## complex_multiplier
module complex_multiplier#(parameter INPUT_DATA_WIDTH = 16)
    (
        input  wire                                    i_clk,
        input  wire                                    i_rst,
        input  wire signed [INPUT_DATA_WIDTH-1:0]      i_real_h,
        input  wire signed [INPUT_DATA_WIDTH-1:0]      i_imag_h,
        input  wire signed [INPUT_DATA_WIDTH-1:0]      i_real_y,
        input  wire signed [INPUT_DATA_WIDTH-1:0]      i_imag_y,
        output reg  signed [INPUT_DATA_WIDTH*2:0]      o_real,
        output reg  signed [INPUT_DATA_WIDTH*2:0]      o_imag
    );
Size in the first run: ~5200 cells after synthesis, roughly 190 flip-flops, ~130 I/O pins, ~47000 µm² of cells after synthesis.
make LEC_CHECK=0 CAP_MARGIN=20 CELL_PAD_IN_SITES_GLOBAL_PLACEMENT=0 CORE_MARGIN=2 CORE_UTILIZATION=68 CTS_CLUSTER_SIZE=54 SETUP_SLACK_MARGIN=-0.46 SLEW_MARGIN=5 finish   # period 5.92 ns
run.sh (not shown) runs the stock make flow with config.mk's settings and CLKGATE_MAP_FILE=.
The baseline finished but fails on negative setup slack.
Change:
--- a/flow/config.mk
+++ b/flow/config.mk
@@ -8,7 +8,4 @@
 export CAP_MARGIN = 20
-export CELL_PAD_IN_SITES_GLOBAL_PLACEMENT = 0
 export CORE_MARGIN = 2
-export CORE_UTILIZATION = 68
-export CTS_CLUSTER_SIZE = 54
-export SETUP_SLACK_MARGIN = -0.46
-export SLEW_MARGIN = 5
+export CORE_UTILIZATION = 42
+export SLEW_MARGIN = 20
==> flow/constraint.sdc (replaced) <==
create_clock -name core_clock -period 9.0 [get_ports {i_clk}]
set_input_delay 1.8000 -clock core_clock [delete_from_list [all_inputs] [get_ports {i_clk}]]
set_output_delay 1.8000 -clock core_clock [all_outputs]
set_load 0.01 [all_outputs]
=> The changed run completed without violations. Hold slack gains 0.045 ns. Die size grows by 61%.
Change:
--- a/flow/config.mk
+++ b/flow/config.mk
@@ -7,5 +7,7 @@
 export LEC_CHECK = 0
+export ABC_AREA = 1
 export CAP_MARGIN = 20
 export CORE_MARGIN = 2
-export CORE_UTILIZATION = 42
+export CORE_UTILIZATION = 57
+export CTS_CLUSTER_DIAMETER = 377
 export SLEW_MARGIN = 20
==> flow/constraint.sdc (replaced) <==
create_clock -name core_clock -period 5.13 [get_ports {i_clk}]
set_input_delay 1.0260 -clock core_clock [delete_from_list [all_inputs] [get_ports {i_clk}]]
set_output_delay 1.0260 -clock core_clock [all_outputs]
set_load 0.01 [all_outputs]
Result:
- This time the run reached the layout checks and failed them: negative setup slack
- clock skew shrinks by 0.013 ns
- cell count grows by 39%
- routed wire length grows by 58%
- die area shrinks by 18%
Change:
--- a/flow/config.mk
+++ b/flow/config.mk
@@ -7,7 +7,6 @@
 export LEC_CHECK = 0
-export ABC_AREA = 1
 export CAP_MARGIN = 20
 export CORE_MARGIN = 2
-export CORE_UTILIZATION = 57
-export CTS_CLUSTER_DIAMETER = 377
+export CORE_UTILIZATION = 65
+export MAX_ROUTING_LAYER = met4
 export SLEW_MARGIN = 20
==> flow/constraint.sdc (replaced) <==
create_clock -name core_clock -period 6.89 [get_ports {i_clk}]
set_input_delay 1.3780 -clock core_clock [delete_from_list [all_inputs] [get_ports {i_clk}]]
set_output_delay 1.3780 -clock core_clock [all_outputs]
set_load 0.01 [all_outputs]
=> The changed run finished with negative setup slack left; non-clock buffer count falls by 232; critical path depth falls by 1; via count falls by 24%; design area falls by about 20%.
Change:
--- a/flow/config.mk
+++ b/flow/config.mk
@@ -9,4 +9,3 @@
 export CORE_MARGIN = 2
-export CORE_UTILIZATION = 65
-export MAX_ROUTING_LAYER = met4
+export CORE_UTILIZATION = 40
 export SLEW_MARGIN = 20
==> flow/constraint.sdc (replaced) <==
create_clock -name core_clock -period 10.0 [get_ports {i_clk}]
set_input_delay 2.0000 -clock core_clock [delete_from_list [all_inputs] [get_ports {i_clk}]]
set_output_delay 2.0000 -clock core_clock [all_outputs]
set_load 0.01 [all_outputs]
After rerunning: This time the run finished with timing, DRC and antenna clean. Core utilization decreases by 38 points. First-iteration DRC count falls by 37%. Cell area shrinks by 13%.
Change:
==> flow/constraint.sdc (replaced) <==
create_clock -name core_clock -period 9.0 [get_ports {i_clk}]
set_input_delay 1.8000 -clock core_clock [delete_from_list [all_inputs] [get_ports {i_clk}]]
set_output_delay 1.8000 -clock core_clock [all_outputs]
set_load 0.01 [all_outputs]
Effect: Flip-flop count is unchanged. Sequential share of layout area barely changes. Synthesized cell count stays the same.
